// calculator
module calculator #(parameter BCDdigits = 2,parameter cols_count=4,parameter rows_count=4)(
                                                                                          input clk,rst,start,
                                                                                          output [cols_count-1:0] cols,
                                                                                          input [rows_count-1:0] rows,
                                                                                          output reg [7:0] digit1,digit2,digit3,digit4,
                                                                                          output reg sign);
==> flow/config.mk <==
export PLATFORM = sky130hd
export DESIGN_NAME = calculator
export DESIGN_NICKNAME = calculator
export VERILOG_FILES = /design/flow/design.v
export SDC_FILE = /design/flow/constraint.sdc
export NUM_CORES = 4
export LEC_CHECK = 0
export ABC_AREA = 0
export CAP_MARGIN = 25
export CELL_PAD_IN_SITES_DETAIL_PLACEMENT = 1
export CELL_PAD_IN_SITES_GLOBAL_PLACEMENT = 3
export CORE_ASPECT_RATIO = 1.6
export CORE_MARGIN = 2
export CORE_UTILIZATION = 40
export CTS_CLUSTER_DIAMETER = 220
export HOLD_SLACK_MARGIN = -0.06
export MAX_ROUTING_LAYER = met4
export SETUP_SLACK_MARGIN = 5.0
export SLEW_MARGIN = 25
export TNS_END_PERCENT = 10
==> flow/constraint.sdc <==
create_clock -name core_clock -period 86.0 [get_ports {clk}]
set_input_delay 17.2000 -clock core_clock [delete_from_list [all_inputs] [get_ports {clk}]]
set_output_delay 17.2000 -clock core_clock [all_outputs]
set_load 0.01 [all_outputs]
run.sh (not shown) runs the stock make flow with config.mk's settings and CLKGATE_MAP_FILE=.
The starting point produced a clean layout.
==> next run, changes <==
Settings changed: ABC_AREA 0 to unset, CAP_MARGIN 25 to 20, CELL_PAD_IN_SITES_DETAIL_PLACEMENT 1 to unset, CELL_PAD_IN_SITES_GLOBAL_PLACEMENT 3 to unset, CORE_ASPECT_RATIO 1.6 to unset, CORE_UTILIZATION 40 to 58, CTS_CLUSTER_DIAMETER 220 to unset, HOLD_SLACK_MARGIN -0.06 to unset, MAX_ROUTING_LAYER met4 to unset, SETUP_SLACK_MARGIN 5.0 to unset, SLEW_MARGIN 25 to 20, TNS_END_PERCENT 10 to unset.
Clock period 86.0 ns to 68.8 ns, I/O delays scaled along.
This time the run ran to the end with violations: setup timing.
Clock-buffer cell count is unchanged.
Setup slack loses 16 ns.
Cell count is higher by about a fifth.
Fmax is higher slightly.
Cell area is higher by a quarter to a third.
==> next run, changes <==
Clock period 68.8 ns to 69.7 ns, I/O delays scaled along.
The changed run ran to the end with violations: setup timing.
Critical path depth goes down by 9.
Synthesized area is unchanged.
Final area went down by a few percent.
Via count decreases by roughly a tenth.
Wire length drops by about a fifth.
Non-clock buffer count drops by 338.
==> next run, changes <==
Settings changed: ABC_AREA set to 1, CORE_UTILIZATION 58 to 72, CTS_CLUSTER_SIZE set to 95, PLACE_DENSITY set to 0.42.
Clock period 69.7 ns to 76.4 ns, I/O delays scaled along.
=> Now the flow completed without violations. Clock skew hardly moves. Wire length decreases by 19%. Setup slack gains 12 ns.
==> next run, changes <==
Settings changed: ABC_AREA 1 to unset, CORE_UTILIZATION 72 to 68, CTS_CLUSTER_SIZE 95 to unset, PLACE_DENSITY 0.42 to unset.
Clock period 76.4 ns to 85.1 ns, I/O delays scaled along.
What happened: Register-to-register slack loses 2.8 ns; non-clock buffer count increases by 111; die size decreases by about 8%; utilization decreases by 0.46 points.

== job 2263 ==
Starting RTL as in the previous note.
// calculator
module calculator #(parameter BCDdigits = 2,parameter cols_count=4,parameter rows_count=4)(
                                                                                          input clk,rst,start,
                                                                                          output [cols_count-1:0] cols,
                                                                                          input [rows_count-1:0] rows,
                                                                                          output reg [7:0] digit1,digit2,digit3,digit4,
                                                                                          output reg sign);
clock: 48.2 ns
lec_check: 0
abc_area: 1
cap_margin: 5
core_margin: 2
core_utilization: 58
cts_cluster_diameter: 224
max_routing_layer: met4
slew_margin: 20
tns_end_percent: 35
Status(job 2263) = ERROR, stage = 5_1_grt
#### Input delta (job 6010 over job 2263)
- CTS_CLUSTER_SIZE now 33, previously not set
- MAX_ROUTING_LAYER no longer set, was met4
- CTS_CLUSTER_DIAMETER now 352, was 224
- CORE_UTILIZATION now 71, was 58
- ABC_AREA no longer set, was 1
- TNS_END_PERCENT no longer set, was 35
- the clock period (ns, I/O delays scaled along) now 66.3, was 48.2
Results
- Not one of job 6010 and job 2263 finished clean.
- Job 2263 did not run to completion, as it errored out during 5_1_grt.
- For job 6010, the flow was terminated by a tool error in 4_1_cts and produced no final design.
- Going from job 2263 to job 6010, the number of standard cells after synthesis was found to have gone down by 24%.
- Compared with job 2263, job 6010 shows a lower yosys cell count.
- Job 6010 — number of distinct library cells after synthesis 53 higher, job 2263 as reference
- Comparing job 6010 and job 2263, the higher chip area was measured on job 2263.
- Between job 6010 and job 2263, it is job 6010 whose xor/xnor cell area share of the yosys netlist is lower, by 0.43 points.
- Synthesized chip area reported by yosys on job 6010 is down relative to job 2263.
Here is what was changed in the inputs of job 5092 compared with job 6010.
- an added ABC_AREA of 1
- an added HOLD_SLACK_MARGIN of -0.09
- a change of CTS_CLUSTER_DIAMETER from 352 to 225
- a change of the clock period (ns, I/O delays scaled along) from 66.3 to 75.2
Notes after the runs:
Looking at the reports, job 5092 completed the entire flow and the layout it produced met the timing, DRC and antenna checks.
~same floorplan-stage core utilization in job 6010 and job 5092
Between job 6010 and job 5092, core box area is higher for job 5092, job 6010 comes in under that.
Summary — instance count after placement with tap cells included, job 5092 relative to job 6010: higher, by 224.
Compared with job 6010, job 5092 shows a share of synthesized cell area in and, or, nand and nor gates that is 17 points higher.
For area reported by Yosys stat, dividing the value from job 6010 by the value from job 5092 gives 0.869.
Area of the chip came out higher on job 5092 than on job 6010.
The number of ports placed on the die boundary of job 5092 and that of job 6010 are within noise of each other.
Synthesized netlist cell count ended up 1514 higher on job 5092 than on job 6010.
Compared with job 6010, job 5092 shows a lower post-synthesis adder-cell area fraction.
Input-level comparison between job 8680 and job 5092:
- swapping 5 for 20 in CAP_MARGIN
- clearing CTS_CLUSTER_SIZE, which used to be 33
- clearing CTS_CLUSTER_DIAMETER, which used to be 225
- clearing ABC_AREA, which used to be 1
- clearing HOLD_SLACK_MARGIN, which used to be -0.09
- swapping 71 for 40 in CORE_UTILIZATION
- swapping 75.2 for 85.0 in the clock period (ns, I/O delays scaled along)
Notes after the runs:
- [job 8680] xor-xnor portion of the synthesized cell area fell 0.43 points relative to job 5092
- Synthesized area: job 8680 < job 5092
- The cell count in job 5092 is 1.17 times that in job 8680.
- Going from job 5092 to job 8680, sequential cell count flat, via count lost 11%, fraction of met3 tracks used by global routing -1.7 points.
